## red
==> flow/design.v (excerpt) <==
module ahb (
            hclk
           ,hresetn
           ,htrans
           ,haddr
           ,hwdata
           ,hready_in
           ,hsel
           ,hwrite
           ,hsize
           ,hresp
           ,hready_out
           ,hrdata
           ,frame_num    
           ,sample_in_frame
           ,com_2_ovl
           ,max_point_fft_core
           ,alpha
           ,quarter
           ,fft_num
           ,fft_stage_number
           ,mel_num
           ,cep_num
           ,trigger
           );
input hclk;                       
input hresetn;                    
input [1:0]htrans;
input [11:0]haddr;
input [31:0]hwdata;
input hready_in;
input hsel;
input hwrite;
input [2:0]hsize;
output [1:0]hresp;
output hready_out;
output [31:0]hrdata; 
output [31:0]frame_num;            
output [31:0]sample_in_frame;      
output [31:0]com_2_ovl;            
output [31:0]max_point_fft_core;   
output [31:0]alpha;                
output [31:0]quarter;              
output [31:0]fft_num;              
output [31:0]fft_stage_number;     
output [31:0]mel_num;              
output [31:0]cep_num;              
output trigger;                    
wire hclk;
wire hresetn;
wire [1:0]htrans;
wire [11:0]haddr;
wire [31:0]hwdata;
wire hready_in;
wire hsel;
wire hwrite;
wire [2:0]hsize;
wire [1:0]hresp;
wire hready_out;
reg [31:0]hrdata; 
reg [31:0]frame_num;
reg [31:0]sample_in_frame;
reg [31:0]com_2_ovl;
reg [31:0]max_point_fft_core;
reg [31:0]alpha;
reg [31:0]quarter;
reg [31:0]fft_num;
reg [31:0]fft_stage_number;
reg [31:0]mel_num;
reg [31:0]cep_num;
reg [31:0]trigger_reg;
wire trigger;
reg wr_frame_num_sel;          
reg wr_sample_in_frame_sel;
reg wr_com_2_ovl_sel;
  ...
clock: 3.94 ns
lec_check: 0
abc_area: 1
cap_margin: 30
cell_pad_in_sites_detail_placement: 1
cell_pad_in_sites_global_placement: 3
core_aspect_ratio: 1.56
core_margin: 2
core_utilization: 27
cts_cluster_size: 92
gpl_timing_driven: 0
max_routing_layer: met5
place_density_lb_addon: 0.25
setup_slack_margin: -0.31
slew_margin: 30
tns_end_percent: 25
run.sh (not shown) runs the stock make flow with config.mk's settings and CLKGATE_MAP_FILE=.
The final layout from red, which completed every stage, passed the timing, DRC and antenna checks at the end of the flow.
What blue does differently from red at the input level:
Settings: PLACE_DENSITY_LB_ADDON removed (was 0.25); CELL_PAD_IN_SITES_GLOBAL_PLACEMENT removed (was 3); CORE_UTILIZATION changed from 27 to 58; ABC_AREA removed (was 1); MAX_ROUTING_LAYER removed (was met5); CTS_CLUSTER_SIZE removed (was 92); SETUP_SLACK_MARGIN removed (was -0.31); TNS_END_PERCENT removed (was 25); CELL_PAD_IN_SITES_DETAIL_PLACEMENT removed (was 1); SLEW_MARGIN changed from 30 to 20; CAP_MARGIN changed from 30 to 20; CORE_ASPECT_RATIO removed (was 1.56); GPL_TIMING_DRIVEN removed (was 0); the clock period (ns, I/O delays scaled along) changed from 3.94 to 4.44.
## What came out
No stage failed in blue, and the final checks on the layout all came back clean. Diff red -> blue: synthesized area went down 3.1%; critical path depth has decreased. Lower fraction of the core area occupied by cells at floorplan was reported by red, not blue.
Modified inputs, green compared to blue
Settings: a change of CORE_UTILIZATION from 58 to 66; a change of the clock period (ns, I/O delays scaled along) from 4.44 to 4.51.
--- outcome ---
Summary of green over blue: final worst slack has increased, sequential share of cell area held steady, wire length of the first global-routing pass +13%.
Edits applied to the flow inputs when going from green to orange:
Settings: ABC_AREA now 1, previously not set; CTS_CLUSTER_DIAMETER now 311, previously not set; CORE_UTILIZATION now 68, was 66; the clock period (ns, I/O delays scaled along) now 2.62, was 4.51.
Notes after the runs:
Status(orange) = ERROR, stage = global routing. In orange relative to green, total placed instance area had gone up by a few percent. | sequential area share after synthesis | lower: orange |. Die width delta (orange -> green): insignificant. Delta (orange minus green): synthesized cell count higher, total standard cell area after synthesis grew by about 3%.
## Diff of input files: purple against orange
Settings: ABC_AREA no longer set, was 1; CORE_UTILIZATION now 40, was 68; CTS_CLUSTER_DIAMETER no longer set, was 311; SETUP_SLACK_MARGIN now 0.92, previously not set; the clock period (ns, I/O delays scaled along) now 4.44, was 2.62.
Findings:
purple finished all stages; the layout is clean. Looking only at count of distinct cell types in the synthesized netlist, and setting everything else aside, the lower value of orange and purple goes to orange. Lower die size was reported by orange, not purple. Number of buffers inserted for hold repair after clock tree synthesis came out exactly the same in orange and purple. Taking orange as the reference point, the area fraction in and, or, nand and nor cells of purple falls by 29 points. | post-synthesis chip area from yosys | purple vs orange | 500 um^2 lower |. Taking orange as the reference, in purple total CTS buffers saw an increase; number of standard cells after synthesis saw a decrease; width of the die saw an increase.


ahb again, from the RTL that the note above started with.
## ahb
module ahb (
            hclk
           ,hresetn
           ,htrans
           ,haddr
           ,hwdata
           ,hready_in
           ,hsel
           ,hwrite
           ,hsize
           ,hresp
           ,hready_out
           ,hrdata
           ,frame_num    
           ,sample_in_frame
           ,com_2_ovl
           ,max_point_fft_core
           ,alpha
           ,quarter
           ,fft_num
           ,fft_stage_number
           ,mel_num
           ,cep_num
           ,trigger
           );
clock: 2.47 ns
lec_check: 0
abc_area: 0
cap_margin: 20
cell_pad_in_sites_detail_placement: 0
core_margin: 3
core_utilization: 70
cts_cluster_size: 33
place_density: 0.65
slew_margin: 20
tns_end_percent: 80
The baseline never finished: it broke off in clock tree synthesis.
==> next run, changes <==
ABC_AREA = 1   (was 0)
CORE_UTILIZATION = 59   (was 70)
CTS_CLUSTER_SIZE = 68   (was 33)
=> The changed run finished with timing, DRC and antenna clean. Synthesized cell count increases by 100%. Die size increases by 21%. Area after synthesis increases by 3.2%.
==> next run, changes <==
ABC_AREA = unset   (was 1)
CELL_PAD_IN_SITES_DETAIL_PLACEMENT = unset   (was 0)
CORE_MARGIN = 2   (was 3)
CORE_UTILIZATION = 67   (was 59)
CTS_CLUSTER_DIAMETER = 363   (was unset)
CTS_CLUSTER_SIZE = 32   (was 68)
PLACE_DENSITY = unset   (was 0.65)
SETUP_SLACK_MARGIN = -0.25   (was unset)
TNS_END_PERCENT = unset   (was 80)
The new run finished but failed the layout checks on setup timing.
Via count came out lower by 22%.
Combinational power drops by about 1%.
Global-route usage climbs by 8.1 points.
Flip-flop count stays the same.
Worst setup slack is worse by 0.37 ns.


ahb again, from the RTL that the note above started with.
make LEC_CHECK=0 CAP_MARGIN=20 CELL_PAD_IN_SITES_GLOBAL_PLACEMENT=3 CORE_ASPECT_RATIO=1.35 CORE_MARGIN=5 CORE_UTILIZATION=32 GPL_ROUTABILITY_DRIVEN=0 GPL_TIMING_DRIVEN=1 HOLD_SLACK_MARGIN=-0.05 MAX_ROUTING_LAYER=met5 MIN_ROUTING_LAYER=met1 PLACE_DENSITY=0.84 SETUP_SLACK_MARGIN=2.03 SLEW_MARGIN=20 finish   # period 10.0 ns
Then changed:
Settings changed: CELL_PAD_IN_SITES_GLOBAL_PLACEMENT 3 to unset, CORE_ASPECT_RATIO 1.35 to unset, CORE_MARGIN 5 to 2, CORE_UTILIZATION 32 to 56, CTS_CLUSTER_SIZE set to 36, GPL_ROUTABILITY_DRIVEN 0 to unset, GPL_TIMING_DRIVEN 1 to unset, HOLD_SLACK_MARGIN -0.05 to unset, MAX_ROUTING_LAYER met5 to unset, MIN_ROUTING_LAYER met1 to unset, PLACE_DENSITY 0.84 to unset, SETUP_SLACK_MARGIN 2.03 to unset.
Clock period 10.0 ns to 2.47 ns, I/O delays scaled along.
The changed run reached the layout checks and failed them: negative setup slack.
Final area is higher by roughly a tenth.
Global-route usage rose by 17 points.
Area after synthesis stays the same.
Clock-buffer cell count came out higher by 5.
Power rose to 4.1 times its value.
Then changed:
Settings changed: ABC_AREA set to 1, CORE_UTILIZATION 56 to 59, CTS_CLUSTER_SIZE 36 to 53, SETUP_SLACK_MARGIN set to 0.65.
Effect:
- Now the flow died in global routing (5_1_grt) with ODB-0269
- synthesized area went up by 3.2%
- die size went down by 2.0%
- synthesized cell count went up by 100%
Then changed:
Settings changed: CORE_UTILIZATION 59 to 62, CTS_CLUSTER_SIZE 53 to unset, SETUP_SLACK_MARGIN 0.65 to unset.
Clock period 2.47 ns to 8.14 ns, I/O delays scaled along.
After rerunning: With this change the flow ran to the end with no violations. Die area drops by 4.7%. Synthesized area stays the same. Synthesized cell count stays the same.
Then changed:
Settings changed: ABC_AREA 1 to unset, CORE_UTILIZATION 62 to 40, GPL_TIMING_DRIVEN set to 0, MIN_ROUTING_LAYER set to met2.
Clock period 8.14 ns to 10.0 ns, I/O delays scaled along.
The changed run ran to the end with no violations.
Combinational power goes down by 22%.
Global-route usage goes up by 3.7 points.
Wire length goes up by 8.6%.
Clock power goes down by 14%.
Flip-flop count does not change.
Power goes down by 16%.
Area after synthesis goes down by 3.1%.
Then changed:
Settings changed: CORE_UTILIZATION 40 to 68, CTS_CLUSTER_SIZE set to 32, GPL_TIMING_DRIVEN 0 to unset, MIN_ROUTING_LAYER met2 to unset.
Clock period 10.0 ns to 2.47 ns, I/O delays scaled along.
After rerunning:
- The new run ended with an error in clock tree synthesis (4_1_cts) (DPL-0038)
- synthesized cell count stays the same
- die area decreases by 40%
- synthesized area does not change


ahb again, from the RTL that the note above started with.
==> flow/design.v (excerpt) <==
module ahb (
            hclk
           ,hresetn
           ,htrans
           ,haddr
           ,hwdata
           ,hready_in
           ,hsel
           ,hwrite
           ,hsize
           ,hresp
           ,hready_out
           ,hrdata
           ,frame_num    
           ,sample_in_frame
           ,com_2_ovl
           ,max_point_fft_core
           ,alpha
           ,quarter
           ,fft_num
           ,fft_stage_number
           ,mel_num
           ,cep_num
           ,trigger
           );
input hclk;                       
input hresetn;                    
input [1:0]htrans;
input [11:0]haddr;
input [31:0]hwdata;
input hready_in;
input hsel;
input hwrite;
input [2:0]hsize;
output [1:0]hresp;
output hready_out;
output [31:0]hrdata; 
output [31:0]frame_num;            
output [31:0]sample_in_frame;      
output [31:0]com_2_ovl;            
output [31:0]max_point_fft_core;   
output [31:0]alpha;                
output [31:0]quarter;              
output [31:0]fft_num;              
output [31:0]fft_stage_number;     
output [31:0]mel_num;              
output [31:0]cep_num;              
output trigger;                    
wire hclk;
wire hresetn;
wire [1:0]htrans;
wire [11:0]haddr;
wire [31:0]hwdata;
wire hready_in;
wire hsel;
wire hwrite;
wire [2:0]hsize;
wire [1:0]hresp;
wire hready_out;
reg [31:0]hrdata; 
reg [31:0]frame_num;
reg [31:0]sample_in_frame;
reg [31:0]com_2_ovl;
reg [31:0]max_point_fft_core;
reg [31:0]alpha;
reg [31:0]quarter;
reg [31:0]fft_num;
reg [31:0]fft_stage_number;
reg [31:0]mel_num;
reg [31:0]cep_num;
reg [31:0]trigger_reg;
wire trigger;
reg wr_frame_num_sel;          
reg wr_sample_in_frame_sel;
reg wr_com_2_ovl_sel;
reg wr_max_point_fft_core_sel;
reg wr_alpha_sel;
reg wr_quarter_sel;
reg wr_fft_num_sel;
reg wr_fft_stage_number_sel;
reg wr_mel_num_sel;
reg wr_cep_num_sel;
reg wr_trigger_sel;
wire rd_frame_num_sel;
wire rd_sample_in_frame_sel;
wire rd_com_2_ovl_sel;
wire rd_max_point_fft_core_sel;
wire rd_alpha_sel;
wire rd_quarter_sel;
wire rd_fft_num_sel;
wire rd_fft_stage_number_sel;
wire rd_mel_num_sel;
wire rd_cep_num_sel;
wire rd_trigger_sel;
wire [31:0]nxt_frame_num;
  ...
clock: 2.47 ns
lec_check: 0
abc_area: 0
cap_margin: 20
cell_pad_in_sites_detail_placement: 0
core_margin: 3
core_utilization: 70
cts_cluster_size: 34
place_density: 0.65
slew_margin: 20
tns_end_percent: 80
The baseline never finished: it broke off in clock tree synthesis (4_1_cts), error DPL-0038.
Change:
ABC_AREA = 1   (was 0)
CELL_PAD_IN_SITES_DETAIL_PLACEMENT = unset   (was 0)
CORE_MARGIN = 2   (was 3)
CTS_CLUSTER_DIAMETER = 400   (was unset)
CTS_CLUSTER_SIZE = unset   (was 34)
PLACE_DENSITY = unset   (was 0.65)
TNS_END_PERCENT = unset   (was 80)
clock period = 2.75 ns   (was 2.47 ns; I/O delays follow)
- The new run failed in global routing (5_1_grt) on GRT-0116
- synthesized area rose by 3.2%
- die size rose by 0.45%
- synthesized cell count rose by 100%
Power figures rest on the tool's default switching activity, not on a simulated workload.
